File: flow/run.sh
#!/bin/bash
# the make line also repeats each setting of config.mk as NAME=value (left out here)
make -C /OpenROAD-flow-scripts/flow DESIGN_CONFIG=/design/flow/config.mk WORK_HOME=/design/flow/orfs CLKGATE_MAP_FILE= finish
File: flow/config.mk
export PLATFORM = sky130hd
export DESIGN_NAME = PE
export DESIGN_NICKNAME = PE
export VERILOG_FILES = /design/flow/design.v
export SDC_FILE = /design/flow/constraint.sdc
export NUM_CORES = 4
export LEC_CHECK = 0
export CAP_MARGIN = 20
export CORE_ASPECT_RATIO = 0.92
export CORE_MARGIN = 2
export CORE_UTILIZATION = 72
export CTS_CLUSTER_SIZE = 79
export HOLD_SLACK_MARGIN = -0.08
export MAX_ROUTING_LAYER = met4
export PLACE_DENSITY_LB_ADDON = 0.01
export SETUP_SLACK_MARGIN = 2.77
export SLEW_MARGIN = 20
export TNS_END_PERCENT = 5
File: flow/constraint.sdc
create_clock -name core_clock -period 10.3 [get_ports {clk}]
set_input_delay 2.0600 -clock core_clock [delete_from_list [all_inputs] [get_ports {clk}]]
set_output_delay 2.0600 -clock core_clock [all_outputs]
set_load 0.01 [all_outputs]
File: flow/design.v
module PE (
    input              clk,
    input              CIM_en,
    input              STDW,  
    input              STDR,  
    input        [5:0] STD_A,  
    input        [3:0] weight_in,  
    input      [255:0] act_in,  
    output reg   [3:0] weight_out,  
    output reg  [13:0] PSUM  
);
reg  [255:0] weight;  
integer i;
always @(posedge clk) begin
    for (i = 0; i < 64; i = i+1) begin
        if (STDW && STD_A == i) begin  
            weight[4*i+3 -: 4] <= weight_in;
        end
    end
end
always@(*) begin
    weight_out = 4'b0;
    PSUM = 14'b0;
    if (STDW) begin  
    end
    else if (STDR) begin  
        weight_out = weight[4*STD_A+3 -: 4];
    end
    else begin  
        if (CIM_en) begin
            for (i = 0; i < 64; i = i+1) begin
                PSUM = PSUM + weight[4*i+3 -: 4] * act_in[4*i+3 -: 4];  
            end
        end
    end
end
endmodule
==> results of run 1 <==
[per-layer routing]
layer | up-vias | routed length (um)
met5 | - | 0
met4 | 0 | 11200
met3 | 674 | 16300
met2 | 2275 | 69100
met1 | 17500 | 51500
li1 | 14600 | -
[final cells by class]
cell class | count | area, um2
Clock buffer | 35 | 791
Tap cell | 874 | 1090
Antenna cell | 22 | 55.1
Sequential cell | 256 | 7690
Fill cell | 3396 | 9200
Timing Repair Buffer | 791 | 6600
Multi-Input combinational cell | 2867 | 35200
Clock inverter | 23 | 211
Inverter | 1196 | 4490
[what timing repair did]
action,in CTS,in global routing
pin swaps,24,10
gates resized,83,25
endpoints found under the setup margin,14,14
[per-stage QoR]
stage / instance area (um2) / utilization (%)
6_report: 56100 / 85.9
5_1_grt: 56100 / 85.9
4_1_cts: 56000 / 85.7
3_5_place_dp: 54900 / 84.0
3_3_place_gp: 54900 / 84.0
2_1_floorplan: 47300 / -
==> deck_impl_summary.md, run 1 <==
Synthesis and Place & Route Summary

Synth
  • Max-area cell share: 42.4%
  • Commonest cells post-synth: inv_1, fa_1, and2_1
  • Top_reg_cell synth: edfxtp_1
  • Top logic family: adder cells
  • Netlist cell types: 38
  • Xor/xnor share: 0.111%
  • Mux cell area share after synthesis: 3.00%
  • Synth Cell Area: 47300 um2
  • Yosys simple share: 13.6%
  • Syn_area_per_cell: 10.9 um2
  • Yosys Instances: 4352
  • Post-Synth AOI/OAI Area: 1.02%
  • Count leader, synth: inv_1
  • Mapped Cells: 4352
  • Syn nets: 6142
  • Post-synthesis sequential area ratio: 16.2%
  • Cell area leaders: fa_1, edfxtp_1, ha_1, and2_1, inv_1
  • Post-synth EDFFs: 256
  • Synthesized flop and latch total: 256
  • Post-synth ARST share: 0%
  • Yosys adder share: 56.1%
  • Yosys stat chip area: 47300 um2
  • Syn. warnings: 1
  • Post-synth top area cell: fa_1

Detailed routing
  • Initial DRC count: 3396
  • Final WL: 148000 um
  • Routed WL per cell: 24.4 um
  • Vias after detailed routing: 35100
  • Number of nets still failing antenna checks after routing: 0
  • Avg Vias per Cell: 5.79
  • DR pass1 iterations: 6
  • DRC: 0

GRT
  • Largest net degree at the start of global routing: 65
  • Global-route usage over all layers: 47.0%
  • Grt ovf: 0
  • Vias in the first global route: 39700
  • First-pass GRT wire length: 227000 um
  • Initial antenna violation count: 16
  • GR Util met3: 11.1%
  • GR Util met2: 73.1%
  • Met1 Usage GRT: 57.2%
  • GRT busiest layer: met2

Die
  • Die area: 67800 um2
  • DIE HEIGHT: 250 um
  • Row count: 90
  • Core ar.: 65300 um2
  • Init Core Util: 72.4%
  • Chip width: 271 um
  • I/O Pins: 288

Setup path
  • Crit path to: PSUM[13]
  • Critical path fanouts, max: 4
  • Worst setup path category: input pin to primary output
  • Critical Path AT: 11.56 ns
  • Required time worst endpoint: 8.24 ns
  • Slowest-stage cell, CP: clkdlybuf4s50_1
  • Critical Path End Type: primary output
  • Top cell by count, worst path: fa_1
  • Slowest stage delay, CP: 0.63 ns
  • WP depth: 28
  • Worst setup path startpoint: act_in[133]
  • Top cell family by delay on the critical path: adder cells
  • CP Buf/Inv Count: 8
  • CP startpoint kind: input pin

Final layout
  • Final net count: 6933
  • Layout area overhead: 18.6%
  • Fin cells: 6064

Worst hold path
  • HP Class: input pin to flop
  • Hold Path Stages: 2
  • Hold Startpoint: weight_in[3]
  • Hold endpoint: weight[171]$_DFFE_PP_

Status
  • Failed Checks: negative setup slack
  • Run status: complete, but fails checks

Placed design
  • Detailed placement HPWL: 124000 um
  • PortBufs: 287
  • Placed cells: 5983
  • Dpl ws: -3.74 ns
  • Routability cong.: 1.05

STA
  • FMAX: 0.0734 GHz
  • Hold Violations, Final: 0
  • Cycle use final: 132%
  • Final min period: 13.62 ns
  • RSZ-0062 raised after global routing: true
  • Slew HR: 21.8%
  • Slew @ Worst Pin: 1.17 ns
  • Setup TNS Final: -35.04 ns
  • Hold WS: 1.95 ns
  • Count of final setup violators: 13
  • Final Max Slew Viols: 0
  • Setup ws final: -3.32 ns

Clocking
  • # hold bufs at CTS: 0
  • Inserted Clock Buffers: 31
  • CTS tree: done
  • Root Driver: clkbuf_16
  • CTS H-Tree Depth: 1
  • Setup bufs post-CTS: 0
  • CTS sink cnt: 256
  • Clk slew on worst S/H paths: 0.06 ns
  • CTS max path bufs: 3

Job
  • MaxCap Viol Count: 0
  • OpenROAD warning count: 35
==> run 2: changes to the inputs <==
- ABC_AREA: default -> 1
- CELL_PAD_IN_SITES_GLOBAL_PLACEMENT: default -> 2
- CORE_ASPECT_RATIO: 0.92 -> default
- CORE_UTILIZATION: 72 -> 40
- CTS_CLUSTER_SIZE: 79 -> default
- HOLD_SLACK_MARGIN: -0.08 -> default
- MAX_ROUTING_LAYER: met4 -> default
- PLACE_DENSITY_LB_ADDON: 0.01 -> default
- SETUP_SLACK_MARGIN: 2.77 -> default
- SLEW_MARGIN: 20 -> 15
- clock period: 10.3 -> 23.1 ns (I/O delays scaled with it)
==> run 2 against run 1 <==
The run now finishes clean. Area after synthesis up 3.3%. Hold slack better by 2.5 ns.
==> deck_impl_summary.md, run 2 <==
Synthesis and Place & Route Summary

Die
  • I/O Pins: 288 (unchanged)
  • Die area: 125000 um2 (+84%)
  • DIE HEIGHT: 354 um (+41%)
  • Core ar.: 122000 um2 (+86%)
  • Chip width: 354 um (+30%)
  • Row count: 128 (+42%)
  • Init Core Util: 40.2% (-32 points)

Final layout
  • Layout area overhead: 12.3%
  • Fin util: 45.1% (-41 points)
  • Fillers: 12300 (+260%)
  • Final net count: 7721 (+11%)

GRT
  • Initial antenna violation count: 24 (+8)
  • Grt ovf: 0 (unchanged)
  • First-pass GRT wire length: 246000 um (+8.1%)
  • Largest net degree at the start of global routing: 51 (-22%)
  • Global-route usage over all layers: 27.0% (-20 points)
  • Vias in the first global route: 37900 (-4.3%)

Synth
  • Count leader, synth: inv_1
  • Top logic family: adder cells
  • Post-synth EDFFs: 256 (unchanged)
  • Synth Cell Area: 48900 um2 (+3.3%)
  • Mapped Cells: 5639 (+30%)
  • Syn nets: 7429 (+21%)
  • Yosys stat chip area: 48900 um2 (+3.3%)
  • Commonest cells post-synth: inv_1, nand2_1, fa_1
  • Xor/xnor share: 0.0179% (-0.093 points)
  • Yosys simple share: 14.0% (+0.41 points)
  • Syn. warnings: 1 (unchanged)
  • Max-area cell share: 41.0% (-1.3 points)
  • Netlist cell types: 21 (-45%)
  • Mux cell area share after synthesis: 0% (-3.0 points)
  • Yosys Instances: 5639 (+30%)
  • Yosys adder share: 54.3% (-1.8 points)
  • Post-synthesis sequential area ratio: 15.7% (-0.51 points)
  • Synthesized flop and latch total: 256 (unchanged)
  • Syn_area_per_cell: 8.67 um2 (-20%)
  • Post-synth top area cell: fa_1
  • Top_reg_cell synth: edfxtp_1
  • Post-Synth AOI/OAI Area: 0.461% (-0.56 points)
  • Cell area leaders: fa_1, edfxtp_1, inv_1, ha_1, nand2_1
  • Post-synth ARST share: 0% (unchanged)

STA
  • Final Max Slew Viols: 0 (unchanged)
  • FMAX: 0.0518 GHz
  • Slew @ Worst Pin: 0.971 ns (-0.201 ns)
  • Slew HR: 35.1% (+13 points)
  • RSZ-0062 raised after global routing: false
  • Hold Violations, Final: 0 (unchanged)
  • Count of final setup violators: 0 (-13)
  • Cycle use final: 83.5% (-49 points)
  • Setup TNS Final: 0 ns (+35.04 ns)
  • Final min period: 19.29 ns

Setup path
  • Slowest stage delay, CP: 0.62 ns (about the same)
  • Worst setup path category: input pin to primary output
  • Worst setup path startpoint: act_in[183]
  • Top cell family by delay on the critical path: adder cells
  • Critical path fanouts, max: 4 (unchanged)
  • Critical Path End Type: primary output
  • CP Buf/Inv Count: 9 (+1)
  • Crit path to: PSUM[11]
  • CP startpoint kind: input pin
  • Top cell by count, worst path: fa_1
  • Required time worst endpoint: 18.48 ns (+10.24 ns)
  • Critical Path AT: 14.67 ns (+3.11 ns)
  • WP depth: 30 (+7.1%)
  • Slowest-stage cell, CP: fa_1

Clocking
  • # hold bufs at CTS: 0 (unchanged)
  • CTS tree: done
  • Root Driver: clkbuf_16
  • Setup bufs post-CTS: 0 (unchanged)
  • CTS H-Tree Depth: 2 (+1)
  • Post-CTS Resized: 0 (-100%)
  • Clk slew on worst S/H paths: 0.05 ns (about the same)
  • CTS max path bufs: 3 (unchanged)
  • CTS sink cnt: 256 (unchanged)
  • Inserted Clock Buffers: 34 (+9.7%)

Detailed routing
  • Number of nets still failing antenna checks after routing: 0 (unchanged)
  • Routed WL per cell: 21.4 um (-12%)
  • Avg Vias per Cell: 4.56 (-21%)
  • Vias after detailed routing: 34600 (-1.4%)
  • DRC: 0 (unchanged)
  • DR pass1 iterations: 5 (-1)
  • Final WL: 162000 um (+9.6%)
  • Initial DRC count: 2204 (-35%)

Placed design
  • PortBufs: 287 (unchanged)
  • Routability cong.: 0.903 (-14%)
  • Detailed placement HPWL: 141000 um (+14%)

Job
  • MaxCap Viol Count: 0 (unchanged)
  • OpenROAD warning count: 34 (-2.9%)

Status
  • Run status: no timing/DRC/antenna violations

Worst hold path
  • Hold Startpoint: weight_in[1]
  • Hold endpoint: weight[169]$_DFFE_PP_
  • Hold Path Stages: 1 (-1)
  • HP Class: input pin to flop
[run 2: cell type report]
cell class	instances	area [um2]	share of cell area, %
inverter	1950	7320	13.3
tap	1625	2030	3.71
timing repair buffer	308	3010	5.49
multi-input combinational	3381	33600	61.3
clock inverter	22	267	0.486
clock buffer	39	891	1.62
antenna	7	17.5	0.0319
sequential	256	7690	14.0
[run 2: routing by layer]
metal | track usage (%) | vias up | wire (um)
li1 | - | 16400 | -
met1 | 37.1 | 17300 | 71800
met2 | 45.5 | 739 | 78300
met3 | 3.19 | 146 | 7900
met4 | 6.34 | 20 | 4150
met5 | 0 | - | 123
[run 2: stage by stage]
stage	cells	hold WS, ns	instance area (um2)	setup WS (ns)
6_report	7588	4.50	54900	3.81
4_1_cts	7581	4.46	54800	3.73
3_3_place_gp	7520	5.13	53700	3.80
3_5_place_dp	7520	5.13	53700	3.74
2_1_floorplan	5639	4.72	48900	5.58
5_1_grt	7582	4.49	54800	3.31
==> run 3: changes to the inputs <==
- CELL_PAD_IN_SITES_GLOBAL_PLACEMENT: 2 -> default
- CORE_UTILIZATION: 40 -> 64
- CTS_CLUSTER_SIZE: default -> 99
- SLEW_MARGIN: 15 -> 20
- TNS_END_PERCENT: 5 -> default
- clock period: 23.1 -> 11.7 ns (I/O delays scaled with it)
==> run 3 against run 2 <==
Synthesized cell count unchanged. Non-clock buffer count grew 479. Sequential cell count is the same. Now fails the layout checks on negative setup slack. Hold slack lost 2.2 ns.
==> deck_impl_summary.md, run 3 <==
Synthesis and Place & Route Summary

Setup path
  • CP startpoint kind: input pin
  • Critical path fanouts, max: 4 (unchanged)
  • Crit path to: PSUM[5]
  • WP depth: 34 (+13%)
  • Worst setup path category: input pin to primary output
  • Slowest-stage cell, CP: fa_1
  • Worst setup path startpoint: act_in[38]
  • Top cell by count, worst path: fa_1
  • Slowest stage delay, CP: 0.58 ns (-0.04 ns)
  • Critical Path End Type: primary output
  • CP Buf/Inv Count: 16 (+7)
  • Critical Path AT: 11.20 ns (-3.47 ns)
  • Required time worst endpoint: 9.36 ns (-9.12 ns)
  • Top cell family by delay on the critical path: adder cells

Synth
  • Post-synth top area cell: fa_1
  • Max-area cell share: 41.0% (unchanged)
  • Synthesized flop and latch total: 256 (unchanged)
  • Post-synth EDFFs: 256 (unchanged)
  • Syn. warnings: 1 (unchanged)
  • Yosys adder share: 54.3% (unchanged)
  • Top logic family: adder cells
  • Post-Synth AOI/OAI Area: 0.461% (unchanged)
  • Yosys stat chip area: 48900 um2 (unchanged)
  • Count leader, synth: inv_1
  • Post-synth ARST share: 0% (unchanged)
  • Cell area leaders: fa_1, edfxtp_1, inv_1, ha_1, nand2_1
  • Top_reg_cell synth: edfxtp_1
  • Yosys simple share: 14.0% (unchanged)
  • Post-synthesis sequential area ratio: 15.7% (unchanged)
  • Yosys Instances: 5639 (unchanged)
  • Mux cell area share after synthesis: 0% (unchanged)
  • Synth Cell Area: 48900 um2 (unchanged)
  • Xor/xnor share: 0.0179% (unchanged)
  • Netlist cell types: 21 (unchanged)
  • Syn_area_per_cell: 8.67 um2 (unchanged)
  • Mapped Cells: 5639 (unchanged)
  • Commonest cells post-synth: inv_1, nand2_1, fa_1
  • Syn nets: 7429 (unchanged)

STA
  • Setup ws final: -1.84 ns (-5.65 ns)
  • Setup TNS Final: -18.36 ns (-18.36 ns)
  • Hold WS: 2.32 ns (-2.18 ns)
  • FMAX: 0.0739 GHz
  • Final Max Slew Viols: 0 (unchanged)
  • Count of final setup violators: 12 (+12)
  • Final min period: 13.54 ns
  • Cycle use final: 116% (+32 points)
  • RSZ-0062 raised after global routing: true
  • Slew HR: 20.4% (-15 points)
  • Hold Violations, Final: 0 (unchanged)
  • Slew @ Worst Pin: 1.19 ns (+0.221 ns)

Final layout
  • Multi-input gate area: 34200 um2 (+1.7%)
  • Fin cells: 7431 (-2.1%)
  • Final net count: 8202 (+6.2%)
  • Fin util: 76.6% (+32 points)
  • Fillers: 5591 (-54%)
  • Register area: 7690 um2 (unchanged)
  • Layout area overhead: 18.9%

Detailed routing
  • Initial DRC count: 2980 (+35%)
  • DRC: 0 (unchanged)
  • Final WL: 149000 um (-7.9%)
  • DR pass1 iterations: 6 (+1)
  • Number of nets still failing antenna checks after routing: 0 (unchanged)
  • Routed WL per cell: 20.1 um (-6.0%)
  • Vias after detailed routing: 38400 (+11%)
  • Avg Vias per Cell: 5.17 (+13%)

Die
  • Row count: 101 (-21%)
  • DIE HEIGHT: 280 um (-21%)
  • Chip width: 280 um (-21%)
  • Core ar.: 75800 um2 (-38%)
  • Init Core Util: 64.4% (+24 points)
  • Die area: 78600 um2 (-37%)
  • I/O Pins: 288 (unchanged)

Worst hold path
  • Hold Path Stages: 2 (+1)
  • Hold Startpoint: weight_in[2]
  • HP Class: input pin to flop
  • Hold endpoint: weight[30]$_DFFE_PP_

Clocking
  • Clk slew on worst S/H paths: 0.05 ns (about the same)
  • CTS sink cnt: 256 (unchanged)
  • CTS tree: done
  • CTS max path bufs: 3 (unchanged)
  • CTS H-Tree Depth: 2 (unchanged)
  • Root Driver: clkbuf_16
  • Inserted Clock Buffers: 36 (+5.9%)
  • # hold bufs at CTS: 0 (unchanged)

GRT
  • First-pass GRT wire length: 230000 um (-6.3%)
  • Initial antenna violation count: 17 (-29%)
  • Largest net degree at the start of global routing: 75 (+47%)
  • Global-route usage over all layers: 39.9% (+13 points)
  • Grt ovf: 0 (unchanged)
  • Vias in the first global route: 40300 (+6.3%)

Job
  • MaxCap Viol Count: 0 (unchanged)
  • OpenROAD warning count: 37 (+8.8%)

Placed design
  • PortBufs: 287 (unchanged)
  • Routability cong.: 0.993 (+10%)
  • Detailed placement HPWL: 125000 um (-12%)
  • Placed cells: 7348 (-2.3%)

Status
  • Failed Checks: negative setup slack
  • Run status: complete, but fails checks
[run 3: area by class of cell]
type / count / area share (%)
multi-input cells: 3381 / 58.9
clock buffers: 37 / 1.56
repair buffers: 787 / 10.9
flip-flops and latches: 256 / 13.2
inverters: 1950 / 12.6
well taps: 978 / 2.11
diodes: 14 / 0.0603
clock inverters: 28 / 0.652
[run 3: what timing repair did]
action,4_1_cts,5_1_grt
pin swaps,213,88
resized,534,112
buffers inserted,4,3
setup endpoints to repair,12,12
gates cloned,0,0
[run 3: metal layers]
layer  up-vias  part of all wire [%]  global-route usage (%)
li1      17400                     -                       -
met3       331                    11                    10.1
met2      1822                    45                    61.3
met1     18900                    39                    54.8
met4        18                   4.7                    15.9
met5         -                 0.074                       0
[run 3: through the flow]
stage          instance area (um2)  setup WS, ns
2_1_floorplan                49000        -0.876
3_3_place_gp                 56500         -2.58
3_5_place_dp                 56500         -2.59
4_1_cts                      57800         -1.75
5_1_grt                      58100         -2.03
6_report                     58100         -1.84
==> run 4: changes to the inputs <==
- ABC_AREA: 1 -> default
- CAP_MARGIN: 20 -> 30
- CORE_UTILIZATION: 64 -> 72
- CTS_CLUSTER_DIAMETER: default -> 38
- CTS_CLUSTER_SIZE: 99 -> 75
- HOLD_SLACK_MARGIN: default -> 0.29
- MAX_ROUTING_LAYER: default -> met4
- PLACE_DENSITY_LB_ADDON: default -> 0.01
- SETUP_SLACK_MARGIN: default -> 2.72
- TNS_END_PERCENT: default -> 40
- clock period: 11.7 -> 10.8 ns (I/O delays scaled with it)
==> run 4 against run 3 <==
Still fails the layout checks on negative setup slack. Via count rose by 0.62%. Critical path depth decreased by 8. First-iteration DRC count rose by 75%. Global-route usage rose by 12 points. Setup slack got worse by 1.2 ns. Wire length is 17% higher. Hold slack lost 0.28 ns. Synthesized cell count decreased by 23%.
==> deck_impl_summary.md, run 4 <==
Synthesis and Place & Route Summary

Status
  • Run status: complete, but fails checks
  • Failed Checks: negative setup slack

Clocking
  • CTS tree: done
  • # hold bufs at CTS: 0 (unchanged)
  • CTS max path bufs: 3 (unchanged)
  • Inserted Clock Buffers: 57 (+58%)
  • CTS sink cnt: 256 (unchanged)
  • CTS H-Tree Depth: 2 (unchanged)
  • Clk slew on worst S/H paths: 0.06 ns (about the same)
  • Root Driver: clkbuf_16

Detailed routing
  • Number of nets still failing antenna checks after routing: 0 (unchanged)
  • Final WL: 175000 um (+17%)
  • Vias after detailed routing: 38600 (+0.62%)
  • Initial DRC count: 5219 (+75%)
  • DR pass1 iterations: 9 (+3)
  • DRC: 0 (unchanged)
  • Routed WL per cell: 28.6 um (+42%)
  • Avg Vias per Cell: 6.31 (+22%)

Synth
  • Post-synth top area cell: fa_1
  • Syn. warnings: 1 (unchanged)
  • Syn_area_per_cell: 10.9 um2 (+25%)
  • Mapped Cells: 4352 (-23%)
  • Netlist cell types: 38 (+81%)
  • Xor/xnor share: 0.111% (+0.093 points)
  • Commonest cells post-synth: inv_1, fa_1, and2_1
  • Post-Synth AOI/OAI Area: 1.02% (+0.56 points)
  • Mux cell area share after synthesis: 3.00% (+3.0 points)
  • Max-area cell share: 42.4% (+1.3 points)
  • Count leader, synth: inv_1
  • Post-synthesis sequential area ratio: 16.2% (+0.51 points)
  • Cell area leaders: fa_1, edfxtp_1, ha_1, and2_1, inv_1
  • Yosys simple share: 13.6% (-0.41 points)
  • Post-synth EDFFs: 256 (unchanged)
  • Yosys stat chip area: 47300 um2 (-3.2%)
  • Top logic family: adder cells
  • Top_reg_cell synth: edfxtp_1
  • Yosys adder share: 56.1% (+1.8 points)
  • Yosys Instances: 4352 (-23%)
  • Syn nets: 6142 (-17%)
  • Post-synth ARST share: 0% (unchanged)
  • Synthesized flop and latch total: 256 (unchanged)
  • Synth Cell Area: 47300 um2 (-3.2%)

Worst hold path
  • HP Class: input pin to flop
  • Hold endpoint: weight[179]$_DFFE_PP_
  • Hold Path Stages: 1 (-1)
  • Hold Startpoint: weight_in[3]

Placed design
  • Placed cells: 5966 (-19%)
  • Dpl ws: -3.49 ns (-0.901 ns)
  • PortBufs: 287 (unchanged)
  • Cell area after placement: 54900 um2 (-2.9%)
  • Detailed placement HPWL: 126000 um (+1.2%)
  • Routability cong.: 1.02 (+3.2%)

Die
  • I/O Pins: 288 (unchanged)
  • Core ar.: 64700 um2 (-15%)
  • DIE HEIGHT: 260 um (-7.1%)
  • Die area: 67800 um2 (-14%)
  • Chip width: 260 um (-7.1%)
  • Row count: 93 (-7.9%)
  • Init Core Util: 73.1% (+8.7 points)

Final layout
  • Fillers: 2806 (-50%)
  • Register area: 7690 um2 (unchanged)
  • Fin cells: 6119 (-18%)
  • Final net count: 6969 (-15%)
  • Multi-input gate area: 35700 um2 (+4.3%)
  • Fin area: 57500 um2 (-1.1%)
  • Layout area overhead: 21.5%

Setup path
  • Critical Path End Type: primary output
  • Critical Path AT: 11.65 ns (+0.45 ns)
  • Slowest stage delay, CP: 0.61 ns (+0.03 ns)
  • CP startpoint kind: input pin
  • Top cell family by delay on the critical path: adder cells
  • Worst setup path startpoint: act_in[182]
  • Critical path fanouts, max: 3 (-1)
  • Slowest-stage cell, CP: fa_1
  • Top cell by count, worst path: fa_1
  • Worst setup path category: input pin to primary output
  • WP depth: 26 (-24%)
  • CP Buf/Inv Count: 6 (-10)
  • Required time worst endpoint: 8.64 ns (-0.72 ns)
  • Crit path to: PSUM[13]

STA
  • Final Max Slew Viols: 0 (unchanged)
  • FMAX: 0.0724 GHz
  • Slew HR: 19.4% (-0.99 points)
  • Cycle use final: 128% (+12 points)
  • Final min period: 13.81 ns
  • Slew @ Worst Pin: 1.21 ns (+0.0128 ns)
  • Count of final setup violators: 12 (unchanged)
  • Hold Violations, Final: 0 (unchanged)
  • Setup TNS Final: -30.59 ns (-12.23 ns)
  • RSZ-0062 raised after global routing: true
  • Setup ws final: -3.01 ns (-1.18 ns)

GRT
  • Global-route usage over all layers: 52.2% (+12 points)
  • First-pass GRT wire length: 247000 um (+7.2%)
  • Grt ovf: 0 (unchanged)
  • Initial antenna violation count: 24 (+7)
  • Vias in the first global route: 42400 (+5.2%)
  • Largest net degree at the start of global routing: 65 (-13%)

Job
  • MaxCap Viol Count: 0 (unchanged)
  • OpenROAD warning count: 35 (-5.4%)
run 4: repair_timing:
| action | CTS | global route |
|---|---|---|
| endpoints found under the setup margin | 14 | 14 |
| gates cloned | 0 | 0 |
| buffers inserted | 5 | 1 |
| gates resized | 573 | 177 |
| pin swaps | 248 | 77 |
run 4: layer usage:
layer  vias to the layer above  global-route usage (%)  part of all wire (%)
met5                         -                       -                     0
met2                      3659                    78.1                    44
met4                         0                    42.9                    12
met3                      1519                    15.7                    13
li1                      14700                       -                     -
met1                     18700                    57.8                    31
run 4: layout make-up:
class | instances | area share, %
repair buffers | 801 | 11.2
inverters | 1196 | 7.81
diodes | 38 | 0.165
clock inverters | 43 | 0.990
clock buffers | 63 | 2.52
multi-input cells | 2867 | 62.1
flip-flops and latches | 256 | 13.4
well taps | 855 | 1.86
run 4: stage by stage:
stage / hold WS, ns / utilization (%)
after CTS: 1.99 / 88.3
after floorplan: 2.26 / -
after global placement: 2.68 / 84.8
after detailed placement: 2.62 / 84.8
final: 2.04 / 88.8
after global routing: 2.05 / 88.8
==> run 5: changes to the inputs <==
- CAP_MARGIN: 30 -> 20
- CELL_PAD_IN_SITES_GLOBAL_PLACEMENT: default -> 0
- CORE_ASPECT_RATIO: default -> 1.57
- CTS_CLUSTER_DIAMETER: 38 -> default
- CTS_CLUSTER_SIZE: 75 -> 11
- GPL_ROUTABILITY_DRIVEN: default -> 1
- HOLD_SLACK_MARGIN: 0.29 -> default
- PLACE_DENSITY: default -> 0.76
- PLACE_DENSITY_LB_ADDON: 0.01 -> default
- SETUP_SLACK_MARGIN: 2.72 -> default
- SLEW_MARGIN: 20 -> 0
- TNS_END_PERCENT: 40 -> 15
- clock period: 10.8 -> 31.1 ns (I/O delays scaled with it)
==> run 5 against run 4 <==
Die area barely moved. Non-clock buffer count fell by 506. Area after synthesis did not move. Hold slack improved by 4.4 ns. Now clean on timing, DRC and antenna.
==> deck_impl_summary.md, run 5 <==
Synthesis and Place & Route Summary

Status
  • Run status: no timing/DRC/antenna violations

Clocking
  • Inserted Clock Buffers: 29 (-49%)
  • CTS tree: done
  • Setup bufs post-CTS: 0 (-5)
  • # hold bufs at CTS: 0 (unchanged)
  • CTS sink cnt: 256 (unchanged)
  • Post-CTS Resized: 0 (-100%)
  • Clk slew on worst S/H paths: 0.06 ns (about the same)
  • CTS H-Tree Depth: 1 (-1)
  • Root Driver: clkbuf_16
  • CTS max path bufs: 3 (unchanged)

Setup path
  • CP Buf/Inv Count: 10 (+4)
  • Slowest stage delay, CP: 0.64 ns (+0.03 ns)
  • Critical Path AT: 16.60 ns (+4.95 ns)
  • Crit path to: PSUM[11]
  • Top cell family by delay on the critical path: adder cells
  • Required time worst endpoint: 24.88 ns (+16.24 ns)
  • Worst setup path startpoint: act_in[36]
  • Top cell by count, worst path: fa_1
  • WP depth: 31 (+19%)
  • CP startpoint kind: input pin
  • Worst setup path category: input pin to primary output
  • Critical path fanouts, max: 4 (+1)
  • Slowest-stage cell, CP: clkdlybuf4s50_1
  • Critical Path End Type: primary output

STA
  • RSZ-0062 raised after global routing: false
  • Slew @ Worst Pin: 1.13 ns (-0.0763 ns)
  • Final min period: 22.82 ns
  • Hold WS: 6.47 ns (+4.43 ns)
  • Hold Violations, Final: 0 (unchanged)
  • Setup TNS Final: 0 ns (+30.59 ns)
  • Count of final setup violators: 0 (-12)
  • Final Max Slew Viols: 0 (unchanged)
  • Slew HR: 24.5% (+5.1 points)
  • Cycle use final: 73.4% (-55 points)
  • FMAX: 0.0438 GHz

Die
  • Init Core Util: 72.8% (-0.34 points)
  • I/O Pins: 288 (unchanged)
  • Row count: 117 (+26%)
  • Chip width: 209 um (-20%)
  • DIE HEIGHT: 325 um (+25%)
  • Core ar.: 65000 um2 (+0.46%)
  • Die area: 67800 um2 (about the same)

Synth
  • Yosys stat chip area: 47300 um2 (unchanged)
  • Mapped Cells: 4352 (unchanged)
  • Commonest cells post-synth: inv_1, fa_1, and2_1
  • Syn nets: 6142 (unchanged)
  • Cell area leaders: fa_1, edfxtp_1, ha_1, and2_1, inv_1
  • Synthesized flop and latch total: 256 (unchanged)
  • Mux cell area share after synthesis: 3.00% (unchanged)
  • Post-synth ARST share: 0% (unchanged)
  • Post-synthesis sequential area ratio: 16.2% (unchanged)
  • Xor/xnor share: 0.111% (unchanged)
  • Count leader, synth: inv_1
  • Yosys Instances: 4352 (unchanged)
  • Post-synth EDFFs: 256 (unchanged)
  • Post-synth top area cell: fa_1
  • Synth Cell Area: 47300 um2 (unchanged)
  • Syn. warnings: 1 (unchanged)
  • Top_reg_cell synth: edfxtp_1
  • Yosys simple share: 13.6% (unchanged)
  • Max-area cell share: 42.4% (unchanged)
  • Netlist cell types: 38 (unchanged)
  • Syn_area_per_cell: 10.9 um2 (unchanged)
  • Yosys adder share: 56.1% (unchanged)
  • Post-Synth AOI/OAI Area: 1.02% (unchanged)
  • Top logic family: adder cells

Detailed routing
  • DR pass1 iterations: 6 (-3)
  • Vias after detailed routing: 32300 (-16%)
  • DRC: 0 (unchanged)
  • Final WL: 137000 um (-22%)
  • Routed WL per cell: 24.8 um (-13%)
  • Initial DRC count: 2237 (-57%)
  • Avg Vias per Cell: 5.87 (-7.1%)
  • Number of nets still failing antenna checks after routing: 0 (unchanged)

GRT
  • Largest net degree at the start of global routing: 65 (unchanged)
  • Global-route usage over all layers: 43.7% (-8.4 points)
  • First-pass GRT wire length: 208000 um (-15%)
  • Grt ovf: 0 (unchanged)
  • Initial antenna violation count: 14 (-42%)
  • Vias in the first global route: 36700 (-14%)

Worst hold path
  • Hold Startpoint: weight_in[3]
  • Hold endpoint: weight[167]$_DFFE_PP_
  • HP Class: input pin to flop
  • Hold Path Stages: 2 (+1)

Final layout
  • Fin area: 52000 um2 (-9.6%)
  • Final net count: 6435 (-7.7%)
  • Fin util: 80.0% (-8.9 points)
  • Fillers: 4156 (+48%)
  • Register area: 7690 um2 (unchanged)
  • Multi-input gate area: 34900 um2 (-2.2%)
  • Layout area overhead: 9.83%

Placed design
  • Cell area after placement: 51100 um2 (-7.0%)
  • Routability cong.: 1.01 (-1.6%)
  • Detailed placement HPWL: 117000 um (-7.3%)
  • PortBufs: 287 (unchanged)

Job
  • MaxCap Viol Count: 0 (unchanged)
  • OpenROAD warning count: 33 (-5.7%)
-- run 5: cell type report --
class / count / area share (%)
multi-input cells: 2867 / 67.2
diodes: 18 / 0.0867
clock inverters: 8 / 0.222
flip-flops and latches: 256 / 14.8
clock buffers: 32 / 1.42
well taps: 833 / 2.01
inverters: 1196 / 8.64
repair buffers: 295 / 5.61
-- run 5: routing by layer --
| metal | global-route usage (%) | share of wire, % |
|---|---|---|
| met5 | - | 0 |
| met4 | 34.3 | 10 |
| met3 | 5.17 | 6.7 |
| met2 | 74.3 | 51 |
| met1 | 46.5 | 32 |
-- run 5: stage by stage --
| stage | setup WS [ns] | instances |
|---|---|---|
| after floorplan | 10.02 | 4352 |
| after global placement | 8.45 | 5446 |
| after detailed placement | 8.47 | 5446 |
| after CTS | 8.38 | 5486 |
| after global routing | 7.97 | 5502 |
| final | 8.28 | 5505 |
==> run 6: changes to the inputs <==
- ABC_AREA: default -> 1
- CELL_PAD_IN_SITES_DETAIL_PLACEMENT: default -> 2
- CORE_UTILIZATION: 72 -> 16
- CTS_CLUSTER_DIAMETER: default -> 285
- CTS_CLUSTER_SIZE: 11 -> default
- GPL_ROUTABILITY_DRIVEN: 1 -> 0
- GPL_TIMING_DRIVEN: default -> 1
- MAX_ROUTING_LAYER: met4 -> met5
- MIN_ROUTING_LAYER: default -> met2
- PLACE_DENSITY: 0.76 -> default
- PLACE_DENSITY_LB_ADDON: default -> 0.25
- TNS_END_PERCENT: 15 -> 45
- clock period: 31.1 -> 32.0 ns (I/O delays scaled with it)
==> run 6 against run 5 <==
Still clean. Final cell count grew 82%. Setup slack gained 0.079 ns. Core utilization shrank 61 points. Largest cell class unchanged.
==> deck_impl_summary.md, run 6 <==
Synthesis and Place & Route Summary

Setup path
  • Critical path fanouts, max: 4 (unchanged)
  • Slowest-stage cell, CP: clkdlybuf4s50_1
  • Slowest stage delay, CP: 0.76 ns (+0.12 ns)
  • Worst setup path category: input pin to primary output
  • Critical Path End Type: primary output
  • Top cell family by delay on the critical path: adder cells
  • Required time worst endpoint: 25.60 ns (+0.72 ns)
  • Top cell by count, worst path: fa_1
  • CP startpoint kind: input pin
  • CP Buf/Inv Count: 7 (-3)
  • Worst setup path startpoint: act_in[120]
  • Critical Path AT: 17.24 ns (+0.64 ns)
  • Crit path to: PSUM[13]
  • WP depth: 30 (-3.2%)

STA
  • Setup ws final: 8.36 ns (+0.0791 ns)
  • Final min period: 23.64 ns
  • Final Max Slew Viols: 0 (unchanged)
  • Cycle use final: 73.9% (+0.50 points)
  • RSZ-0062 raised after global routing: false
  • Count of final setup violators: 0 (unchanged)
  • FMAX: 0.0423 GHz
  • Setup TNS Final: 0 ns (unchanged)
  • Hold Violations, Final: 0 (unchanged)
  • Slew HR: 17.6% (-7.0 points)
  • Slew @ Worst Pin: 1.22 ns (+0.0948 ns)
  • Hold WS: 6.46 ns (-0.0150 ns)

Clocking
  • CTS tree: done
  • Inserted Clock Buffers: 34 (+17%)
  • Setup bufs post-CTS: 0 (unchanged)
  • Root Driver: clkbuf_16
  • CTS max path bufs: 3 (unchanged)
  • Post-CTS Resized: 0 (unchanged)
  • CTS sink cnt: 256 (unchanged)
  • Clk slew on worst S/H paths: 0.06 ns (about the same)
  • CTS H-Tree Depth: 2 (+1)
  • # hold bufs at CTS: 0 (unchanged)

Synth
  • Mux cell area share after synthesis: 0% (-3.0 points)
  • Syn_area_per_cell: 8.67 um2 (-20%)
  • Commonest cells post-synth: inv_1, nand2_1, fa_1
  • Post-synthesis sequential area ratio: 15.7% (-0.51 points)
  • Post-synth top area cell: fa_1
  • Netlist cell types: 21 (-45%)
  • Synthesized flop and latch total: 256 (unchanged)
  • Yosys stat chip area: 48900 um2 (+3.3%)
  • Yosys adder share: 54.3% (-1.8 points)
  • Post-synth ARST share: 0% (unchanged)
  • Top logic family: adder cells
  • Yosys simple share: 14.0% (+0.41 points)
  • Cell area leaders: fa_1, edfxtp_1, inv_1, ha_1, nand2_1
  • Syn nets: 7429 (+21%)
  • Top_reg_cell synth: edfxtp_1
  • Synth Cell Area: 48900 um2 (+3.3%)
  • Mapped Cells: 5639 (+30%)
  • Count leader, synth: inv_1
  • Xor/xnor share: 0.0179% (-0.093 points)
  • Max-area cell share: 41.0% (-1.3 points)
  • Yosys Instances: 5639 (+30%)
  • Post-Synth AOI/OAI Area: 0.461% (-0.56 points)
  • Syn. warnings: 1 (unchanged)
  • Post-synth EDFFs: 256 (unchanged)

Detailed routing
  • DRC: 0 (unchanged)
  • Avg Vias per Cell: 5.07 (-14%)
  • Initial DRC count: 7038 (+210%)
  • Routed WL per cell: 23.9 um (-3.6%)
  • Number of nets still failing antenna checks after routing: 0 (unchanged)
  • Vias after detailed routing: 50900 (+58%)
  • DR pass1 iterations: 6 (unchanged)
  • Final WL: 240000 um (+76%)

Status
  • Run status: no timing/DRC/antenna violations

Die
  • Chip width: 445 um (+110%)
  • Core ar.: 304000 um2 (+370%)
  • I/O Pins: 288 (unchanged)
  • Init Core Util: 16.1% (-57 points)
  • Row count: 254 (+120%)
  • Die area: 310000 um2 (+360%)
  • DIE HEIGHT: 696 um (+110%)

Final layout
  • Register area: 7690 um2 (unchanged)
  • Layout area overhead: 19.0%
  • Final net count: 7732 (+20%)
  • Fillers: 35300 (+750%)
  • Fin cells: 10000 (+82%)
  • Multi-input gate area: 33700 um2 (-3.7%)

Placed design
  • Dpl ws: 8.53 ns (+0.0589 ns)
  • Detailed placement HPWL: 197000 um (+68%)
  • PortBufs: 287 (unchanged)
  • Placed cells: 9864 (+81%)

Worst hold path
  • Hold Path Stages: 2 (unchanged)
  • HP Class: input pin to flop
  • Hold Startpoint: weight_in[2]
  • Hold endpoint: weight[254]$_DFFE_PP_

GRT
  • Vias in the first global route: 64300 (+75%)
  • Initial antenna violation count: 15 (+1)
  • First-pass GRT wire length: 339000 um (+63%)
  • Largest net degree at the start of global routing: 56 (-14%)
  • Global-route usage over all layers: 23.9% (-20 points)
  • Grt ovf: 0 (unchanged)

Job
  • MaxCap Viol Count: 0 (unchanged)
  • OpenROAD warning count: 33 (unchanged)
## run 6: through the flow
| step | cell area [um2] | util [%] |
|---|---|---|
| 5_1_grt | 57900 | 19.0 |
| 3_5_place_dp | 56600 | 18.6 |
| 2_1_floorplan | 48900 | - |
| 3_3_place_gp | 56600 | 18.6 |
| 6_report | 58200 | 19.1 |
| 4_1_cts | 57700 | 18.9 |
## run 6: layout make-up
type | instances | area share, %
Antenna cell | 115 | 0.495
Clock buffer | 36 | 1.48
Clock inverter | 21 | 0.351
Inverter | 1950 | 12.6
Multi-Input combinational cell | 3381 | 57.8
Sequential cell | 256 | 13.2
Tap cell | 3968 | 8.53
Timing Repair Buffer | 319 | 5.50
## run 6: layer usage
| layer | track usage, % | part of all wire, % |
|---|---|---|
| met1 | - | 0 |
| met3 | 29.1 | 37 |
| met2 | 30.9 | 56 |
| met5 | 7.56 | 0.69 |
| met4 | 3.65 | 6.0 |
==> run 7: changes to the inputs <==
- ABC_AREA: 1 -> default
- CELL_PAD_IN_SITES_DETAIL_PLACEMENT: 2 -> default
- CELL_PAD_IN_SITES_GLOBAL_PLACEMENT: 0 -> 1
- CORE_UTILIZATION: 16 -> 58
- CTS_CLUSTER_DIAMETER: 285 -> default
- GPL_ROUTABILITY_DRIVEN: 0 -> 1
- GPL_TIMING_DRIVEN: 1 -> default
- MAX_ROUTING_LAYER: met5 -> met4
- MIN_ROUTING_LAYER: met2 -> default
- PLACE_DENSITY_LB_ADDON: 0.25 -> 0.21
- SETUP_SLACK_MARGIN: default -> 1.53
- SLEW_MARGIN: 0 -> 20
- TNS_END_PERCENT: 45 -> default
- clock period: 32.0 -> 20.0 ns (I/O delays scaled with it)
==> run 7 against run 6 <==
Area after synthesis decreased by 3.2%. Still clean. Core utilization increased by 46 points. Final cell count decreased by 43%.
==> deck_impl_summary.md, run 7 <==
Synthesis and Place & Route Summary

Status
  • Run status: no timing/DRC/antenna violations

Synth
  • Syn nets: 6142 (-17%)
  • Post-synth ARST share: 0% (unchanged)
  • Syn. warnings: 1 (unchanged)
  • Yosys stat chip area: 47300 um2 (-3.2%)
  • Max-area cell share: 42.4% (+1.3 points)
  • Top logic family: adder cells
  • Mux cell area share after synthesis: 3.00% (+3.0 points)
  • Top_reg_cell synth: edfxtp_1
  • Mapped Cells: 4352 (-23%)
  • Post-synth EDFFs: 256 (unchanged)
  • Netlist cell types: 38 (+81%)
  • Post-Synth AOI/OAI Area: 1.02% (+0.56 points)
  • Commonest cells post-synth: inv_1, fa_1, and2_1
  • Xor/xnor share: 0.111% (+0.093 points)
  • Count leader, synth: inv_1
  • Synthesized flop and latch total: 256 (unchanged)
  • Synth Cell Area: 47300 um2 (-3.2%)
  • Syn_area_per_cell: 10.9 um2 (+25%)
  • Post-synthesis sequential area ratio: 16.2% (+0.51 points)
  • Yosys adder share: 56.1% (+1.8 points)
  • Post-synth top area cell: fa_1
  • Yosys Instances: 4352 (-23%)
  • Cell area leaders: fa_1, edfxtp_1, ha_1, and2_1, inv_1
  • Yosys simple share: 13.6% (-0.41 points)

GRT
  • Vias in the first global route: 35300 (-45%)
  • Largest net degree at the start of global routing: 65 (+16%)
  • Global-route usage over all layers: 35.7% (+12 points)
  • Grt ovf: 0 (unchanged)
  • First-pass GRT wire length: 209000 um (-38%)
  • Initial antenna violation count: 20 (+5)

Die
  • Die area: 83900 um2 (-73%)
  • Chip width: 232 um (-48%)
  • Row count: 131 (-48%)
  • Core ar.: 81000 um2 (-73%)
  • Init Core Util: 58.4% (+42 points)
  • I/O Pins: 288 (unchanged)
  • DIE HEIGHT: 362 um (-48%)

Setup path
  • Worst setup path startpoint: act_in[183]
  • Top cell by count, worst path: fa_1
  • Critical path fanouts, max: 4 (unchanged)
  • Critical Path End Type: primary output
  • Worst setup path category: input pin to primary output
  • CP startpoint kind: input pin
  • Required time worst endpoint: 16.00 ns (-9.60 ns)
  • Top cell family by delay on the critical path: adder cells
  • WP depth: 30 (unchanged)
  • Crit path to: PSUM[11]
  • CP Buf/Inv Count: 9 (+2)
  • Critical Path AT: 14.25 ns (-2.99 ns)
  • Slowest stage delay, CP: 0.60 ns (-0.16 ns)
  • Slowest-stage cell, CP: clkdlybuf4s50_1

Worst hold path
  • Hold endpoint: weight[169]$_DFFE_PP_
  • Hold Startpoint: weight_in[1]
  • Hold Path Stages: 1 (-1)
  • HP Class: input pin to flop

Detailed routing
  • Routed WL per cell: 24.1 um (+0.80%)
  • Initial DRC count: 1747 (-75%)
  • DRC: 0 (unchanged)
  • Vias after detailed routing: 31100 (-39%)
  • Final WL: 139000 um (-42%)
  • Avg Vias per Cell: 5.41 (+6.7%)
  • Number of nets still failing antenna checks after routing: 0 (unchanged)
  • DR pass1 iterations: 5 (-1)

STA
  • Hold Violations, Final: 0 (unchanged)
  • RSZ-0062 raised after global routing: true
  • Cycle use final: 91.3% (+17 points)
  • Slew HR: 23.6% (+6.0 points)
  • Count of final setup violators: 0 (unchanged)
  • Setup TNS Final: 0 ns (unchanged)
  • Slew @ Worst Pin: 1.15 ns (-0.0770 ns)
  • Final min period: 18.25 ns
  • Final Max Slew Viols: 0 (unchanged)
  • FMAX: 0.0548 GHz

Clocking
  • Root Driver: clkbuf_16
  • CTS max path bufs: 3 (unchanged)
  • Clk slew on worst S/H paths: 0.07 ns (about the same)
  • # hold bufs at CTS: 0 (unchanged)
  • CTS H-Tree Depth: 1 (-1)
  • Post-CTS Resized: 0 (unchanged)
  • Setup bufs post-CTS: 0 (unchanged)
  • Inserted Clock Buffers: 28 (-18%)
  • CTS tree: done
  • CTS sink cnt: 256 (unchanged)

Placed design
  • Cell area after placement: 51400 um2 (-9.3%)
  • Detailed placement HPWL: 121000 um (-39%)
  • PortBufs: 287 (unchanged)
  • Routability cong.: 0.992

Final layout
  • Final net count: 6435 (-17%)
  • Layout area overhead: 10.8%
  • Fin area: 52400 um2 (-9.9%)

Job
  • OpenROAD warning count: 33 (unchanged)
  • MaxCap Viol Count: 0 (unchanged)
-- run 7: routing by layer --
layer	GRT usage, %	part of all wire, %
met1	38.9	34
met2	63.1	53
met3	4.08	5.5
met4	20.1	7.0
met5	-	0
-- run 7: through the flow --
stage	worst slack (ns)	hold WS (ns)	std cells	utilization (%)
after global routing	1.48	4.01	5748	64.7
after floorplan	3.36	4.10	4352	-
after CTS	1.63	3.99	5727	64.7
final	1.75	3.99	5748	64.7
after global placement	1.72	4.65	5679	63.4
after detailed placement	1.67	4.65	5679	63.4
-- run 7: cell type report --
class | instances | area, um2
multi-input combinational | 2867 | 34900
fill | 6802 | 28500
sequential | 256 | 7690
inverter | 1196 | 4490
timing repair buffer | 296 | 2920
tap | 1064 | 1330
clock buffer | 32 | 737
clock inverter | 16 | 265
antenna | 21 | 52.6
==> run 8: changes to the inputs <==
- CORE_MARGIN: 2 -> 3
- SETUP_SLACK_MARGIN: 1.53 -> default
- SLEW_MARGIN: 20 -> 10
- clock period: 20.0 -> 17.0 ns (I/O delays scaled with it)
==> run 8 against run 7 <==
Final cell count is 0.52% higher. Design area up 0.49%. Area after synthesis is the same. Global-route usage down 0.61 points. Via count is 0.94% higher. Setup slack got worse by 1.5 ns.
==> deck_impl_summary.md, run 8 <==
Synthesis and Place & Route Summary

Clocking
  • Clk slew on worst S/H paths: 0.07 ns (about the same)
  • CTS sink cnt: 256 (unchanged)
  • # hold bufs at CTS: 0 (unchanged)
  • CTS tree: done
  • CTS max path bufs: 3 (unchanged)
  • CTS H-Tree Depth: 1 (unchanged)
  • Inserted Clock Buffers: 29 (+3.6%)
  • Root Driver: clkbuf_16

Placed design
  • Placed cells: 5701 (+0.39%)
  • Routability cong.: 0.997 (+0.58%)
  • Detailed placement HPWL: 120000 um (-0.36%)
  • Dpl ws: 0.00766 ns (-1.66 ns)
  • PortBufs: 287 (unchanged)

Setup path
  • Worst setup path category: input pin to primary output
  • Crit path to: PSUM[13]
  • Critical Path End Type: primary output
  • CP startpoint kind: input pin
  • CP Buf/Inv Count: 11 (+2)
  • Slowest-stage cell, CP: fa_1
  • Worst setup path startpoint: act_in[1]
  • Top cell family by delay on the critical path: adder cells
  • Critical path fanouts, max: 4 (unchanged)
  • Required time worst endpoint: 13.60 ns (-2.40 ns)
  • Critical Path AT: 13.31 ns (-0.94 ns)
  • Slowest stage delay, CP: 0.58 ns (-0.02 ns)
  • WP depth: 32 (+6.7%)
  • Top cell by count, worst path: fa_1

GRT
  • Grt ovf: 0 (unchanged)
  • First-pass GRT wire length: 209000 um (about the same)
  • Global-route usage over all layers: 35.1% (-0.61 points)
  • Initial antenna violation count: 18 (-10%)
  • Vias in the first global route: 35000 (-0.95%)
  • Largest net degree at the start of global routing: 65 (unchanged)

STA
  • Count of final setup violators: 0 (unchanged)
  • Setup ws final: 0.292 ns (-1.45 ns)
  • Slew HR: 24.3% (+0.77 points)
  • Slew @ Worst Pin: 1.14 ns (-0.0115 ns)
  • Cycle use final: 98.3% (+7.0 points)
  • FMAX: 0.0599 GHz
  • Hold Violations, Final: 0 (unchanged)
  • Final Max Slew Viols: 0 (unchanged)
  • RSZ-0062 raised after global routing: false
  • Final min period: 16.71 ns

Job
  • OpenROAD warning count: 33 (unchanged)
  • MaxCap Viol Count: 0 (unchanged)

Synth
  • Synth Cell Area: 47300 um2 (unchanged)
  • Xor/xnor share: 0.111% (unchanged)
  • Post-synth ARST share: 0% (unchanged)
  • Count leader, synth: inv_1
  • Mapped Cells: 4352 (unchanged)
  • Commonest cells post-synth: inv_1, fa_1, and2_1
  • Cell area leaders: fa_1, edfxtp_1, ha_1, and2_1, inv_1
  • Syn_area_per_cell: 10.9 um2 (unchanged)
  • Post-Synth AOI/OAI Area: 1.02% (unchanged)
  • Post-synth top area cell: fa_1
  • Synthesized flop and latch total: 256 (unchanged)
  • Yosys adder share: 56.1% (unchanged)
  • Top_reg_cell synth: edfxtp_1
  • Post-synthesis sequential area ratio: 16.2% (unchanged)
  • Yosys stat chip area: 47300 um2 (unchanged)
  • Syn. warnings: 1 (unchanged)
  • Yosys Instances: 4352 (unchanged)
  • Max-area cell share: 42.4% (unchanged)
  • Netlist cell types: 38 (unchanged)
  • Top logic family: adder cells
  • Yosys simple share: 13.6% (unchanged)
  • Post-synth EDFFs: 256 (unchanged)
  • Mux cell area share after synthesis: 3.00% (unchanged)
  • Syn nets: 6142 (unchanged)

Final layout
  • Final net count: 6466 (+0.48%)
  • Multi-input gate area: 35000 um2 (about the same)
  • Register area: 7690 um2 (unchanged)
  • Fillers: 6626 (-2.6%)
  • Fin cells: 5778 (+0.52%)
  • Layout area overhead: 11.3%

Die
  • DIE HEIGHT: 364 um (+0.55%)
  • I/O Pins: 288 (unchanged)
  • Core ar.: 80500 um2 (-0.56%)
  • Row count: 130 (-0.76%)
  • Chip width: 234 um (+0.86%)
  • Init Core Util: 58.8% (+0.33 points)
  • Die area: 85100 um2 (+1.4%)

Detailed routing
  • DRC: 0 (unchanged)
  • Initial DRC count: 1956 (+12%)
  • Number of nets still failing antenna checks after routing: 0 (unchanged)
  • Final WL: 139000 um (+0.13%)
  • Routed WL per cell: 24.0 um (-0.39%)
  • DR pass1 iterations: 5 (unchanged)
  • Avg Vias per Cell: 5.43 (+0.42%)
  • Vias after detailed routing: 31400 (+0.94%)

Worst hold path
  • Hold endpoint: weight[159]$_DFFE_PP_
  • HP Class: input pin to flop
  • Hold Startpoint: weight_in[3]
  • Hold Path Stages: 2 (+1)

Status
  • Run status: no timing/DRC/antenna violations
-- run 8: layout make-up --
class,count,share of cell area (%)
Inverter,1196,8.52
Sequential cell,256,14.6
Clock inverter,21,0.544
Timing Repair Buffer,326,5.98
Clock buffer,31,1.39
Tap cell,1056,2.51
Antenna cell,25,0.119
Multi-Input combinational cell,2867,66.3
-- run 8: timing repair --
action | 4_1_cts | 5_1_grt
setup buffers | 0 | 0
setup endpoints to repair | 2 | 5
pin swaps | 0 | 3
resized | 1 | 8
-- run 8: per-layer routing --
layer	track usage, %	vias up	wire length, um
li1	-	13700	-
met1	39.2	16100	47100
met2	61.7	1223	73900
met3	3.90	358	8250
met4	18.6	0	9530
met5	-	-	0
-- run 8: metrics by stage --
step | area, um2 | utilization (%) | setup TNS [ns] | hold slack [ns]
2_1_floorplan | 47300 | - | 0 | 3.50
3_3_place_gp | 51600 | 64.1 | 0 | 4.28
3_5_place_dp | 51600 | 64.1 | 0 | 4.28
4_1_cts | 52600 | 65.3 | -0.00235 | 3.61
5_1_grt | 52700 | 65.4 | 0 | 3.65
6_report | 52700 | 65.4 | 0 | 3.63
==> run 9: changes to the inputs <==
- ABC_AREA: default -> 1
- CELL_PAD_IN_SITES_GLOBAL_PLACEMENT: 1 -> default
- CORE_ASPECT_RATIO: 1.57 -> default
- CORE_MARGIN: 3 -> 2
- CORE_UTILIZATION: 58 -> 53
- GPL_ROUTABILITY_DRIVEN: 1 -> default
- MAX_ROUTING_LAYER: met4 -> default
- PLACE_DENSITY_LB_ADDON: 0.21 -> default
- SLEW_MARGIN: 10 -> 20
- clock period: 17.0 -> 9.97 ns (I/O delays scaled with it)
==> run 9 against run 8 <==
The layout now fails its checks (negative setup slack). Clock-buffer cell count up 7. Sequential share of layout area down 1.5 points. Wire length up 13%. Highest routed layer is now met5. Global-route usage down 0.47 points.
==> deck_impl_summary.md, run 9 <==
Synthesis and Place & Route Summary

STA
  • Cycle use final: 129% (+31 points)
  • Slew HR: 30.3% (+6.0 points)
  • Hold WS: 1.92 ns (-1.70 ns)
  • Final Max Slew Viols: 0 (unchanged)
  • Setup ws final: -2.91 ns (-3.20 ns)
  • Hold Violations, Final: 0 (unchanged)
  • RSZ-0062 raised after global routing: true
  • Count of final setup violators: 12 (+12)
  • Final min period: 12.88 ns
  • Slew @ Worst Pin: 1.04 ns (-0.0919 ns)
  • FMAX: 0.0776 GHz

Setup path
  • Critical Path AT: 10.89 ns (-2.42 ns)
  • Top cell family by delay on the critical path: adder cells
  • Critical path fanouts, max: 3 (-1)
  • Worst setup path category: input pin to primary output
  • Top cell by count, worst path: fa_1
  • Worst setup path startpoint: act_in[125]
  • Crit path to: PSUM[13]
  • Required time worst endpoint: 7.98 ns (-5.62 ns)
  • CP startpoint kind: input pin
  • Slowest-stage cell, CP: fa_2
  • Critical Path End Type: primary output
  • WP depth: 31 (-3.1%)
  • Slowest stage delay, CP: 0.65 ns (+0.07 ns)
  • CP Buf/Inv Count: 9 (-2)

GRT
  • Global-route usage over all layers: 34.6% (-0.47 points)
  • First-pass GRT wire length: 239000 um (+14%)
  • GRT busiest layer: met2
  • Largest net degree at the start of global routing: 67 (+3.1%)
  • Grt ovf: 0 (unchanged)
  • Vias in the first global route: 40300 (+15%)
  • Initial antenna violation count: 17 (-1)
  • Met1 Usage GRT: 48.9% (+9.8 points)
  • GR Util met2: 54.1% (-7.7 points)
  • GR Util met3: 6.66% (+2.8 points)

Synth
  • Top_reg_cell synth: edfxtp_1
  • Mux cell area share after synthesis: 0% (-3.0 points)
  • Netlist cell types: 21 (-45%)
  • Mapped Cells: 5639 (+30%)
  • Count leader, synth: inv_1
  • Yosys stat chip area: 48900 um2 (+3.3%)
  • Post-Synth AOI/OAI Area: 0.461% (-0.56 points)
  • Cell area leaders: fa_1, edfxtp_1, inv_1, ha_1, nand2_1
  • Top logic family: adder cells
  • Post-synthesis sequential area ratio: 15.7% (-0.51 points)
  • Post-synth EDFFs: 256 (unchanged)
  • Syn. warnings: 1 (unchanged)
  • Commonest cells post-synth: inv_1, nand2_1, fa_1
  • Xor/xnor share: 0.0179% (-0.093 points)
  • Syn_area_per_cell: 8.67 um2 (-20%)
  • Synthesized flop and latch total: 256 (unchanged)
  • Post-synth ARST share: 0% (unchanged)
  • Synth Cell Area: 48900 um2 (+3.3%)
  • Max-area cell share: 41.0% (-1.3 points)
  • Syn nets: 7429 (+21%)
  • Yosys Instances: 5639 (+30%)
  • Yosys adder share: 54.3% (-1.8 points)
  • Yosys simple share: 14.0% (+0.41 points)
  • Post-synth top area cell: fa_1

Final layout
  • Final net count: 8282 (+28%)
  • Multi-input gate area: 34200 um2 (-2.1%)
  • Fin area: 58600 um2 (+11%)
  • Fillers: 8118 (+23%)
  • Fin util: 64.1% (-1.4 points)
  • Register area: 7690 um2 (unchanged)
  • Layout area overhead: 20.0%

Placed design
  • Dpl ws: -3.67 ns (-3.68 ns)
  • Routability cong.: 0.973 (-2.4%)
  • PortBufs: 287 (unchanged)
  • Detailed placement HPWL: 134000 um (+11%)
  • Cell area after placement: 57300 um2 (+11%)

Die
  • Init Core Util: 53.4% (-5.4 points)
  • DIE HEIGHT: 308 um (-15%)
  • Chip width: 308 um (+31%)
  • Row count: 111 (-15%)
  • Core ar.: 91500 um2 (+14%)
  • I/O Pins: 288 (unchanged)
  • Die area: 94600 um2 (+11%)

Worst hold path
  • HP Class: input pin to flop
  • Hold Path Stages: 1 (-1)
  • Hold Startpoint: weight_in[2]
  • Hold endpoint: weight[18]$_DFFE_PP_

Clocking
  • CTS H-Tree Depth: 2 (+1)
  • Clk slew on worst S/H paths: 0.06 ns (about the same)
  • Inserted Clock Buffers: 37 (+28%)
  • # hold bufs at CTS: 0 (unchanged)
  • CTS tree: done
  • CTS sink cnt: 256 (unchanged)
  • Root Driver: clkbuf_16
  • CTS max path bufs: 3 (unchanged)

Detailed routing
  • DR pass1 iterations: 5 (unchanged)
  • Initial DRC count: 2753 (+41%)
  • DRC: 0 (unchanged)
  • Final WL: 157000 um (+13%)
  • Number of nets still failing antenna checks after routing: 0 (unchanged)
  • Vias after detailed routing: 37700 (+20%)
  • Routed WL per cell: 20.3 um (-15%)
  • Avg Vias per Cell: 4.89 (-9.9%)

Status
  • Failed Checks: negative setup slack
  • Run status: complete, but fails checks

Job
  • OpenROAD warning count: 35 (+6.1%)
  • MaxCap Viol Count: 0 (unchanged)
run 9: what timing repair did:
item                                    CTS  global route
gates resized                           696           108
buffers inserted                          5             8
pin swaps                               242            84
endpoints found under the setup margin   13            13
gates cloned                              0             0
run 9: layout make-up:
cell class / instances / area share (%)
multi-input combinational: 3381 / 58.4
sequential: 256 / 13.1
inverter: 1950 / 12.5
timing repair buffer: 866 / 11.5
tap: 1186 / 2.53
clock buffer: 38 / 1.59
clock inverter: 28 / 0.382
antenna: 6 / 0.0256
run 9: per-stage QoR:
stage | std cells | TNS (ns)
2_1_floorplan | 5639 | -18.85
3_3_place_gp | 7628 | -40.24
3_5_place_dp | 7628 | -40.36
4_1_cts | 7699 | -29.20
5_1_grt | 7707 | -33.08
6_report | 7711 | -30.90
run 9: layer usage:
| metal | vias to the layer above | share of wire, % |
|---|---|---|
| li1 | 17500 | - |
| met1 | 18700 | 43 |
| met2 | 1229 | 45 |
| met3 | 240 | 8.2 |
| met4 | 18 | 3.6 |
| met5 | - | 0.075 |
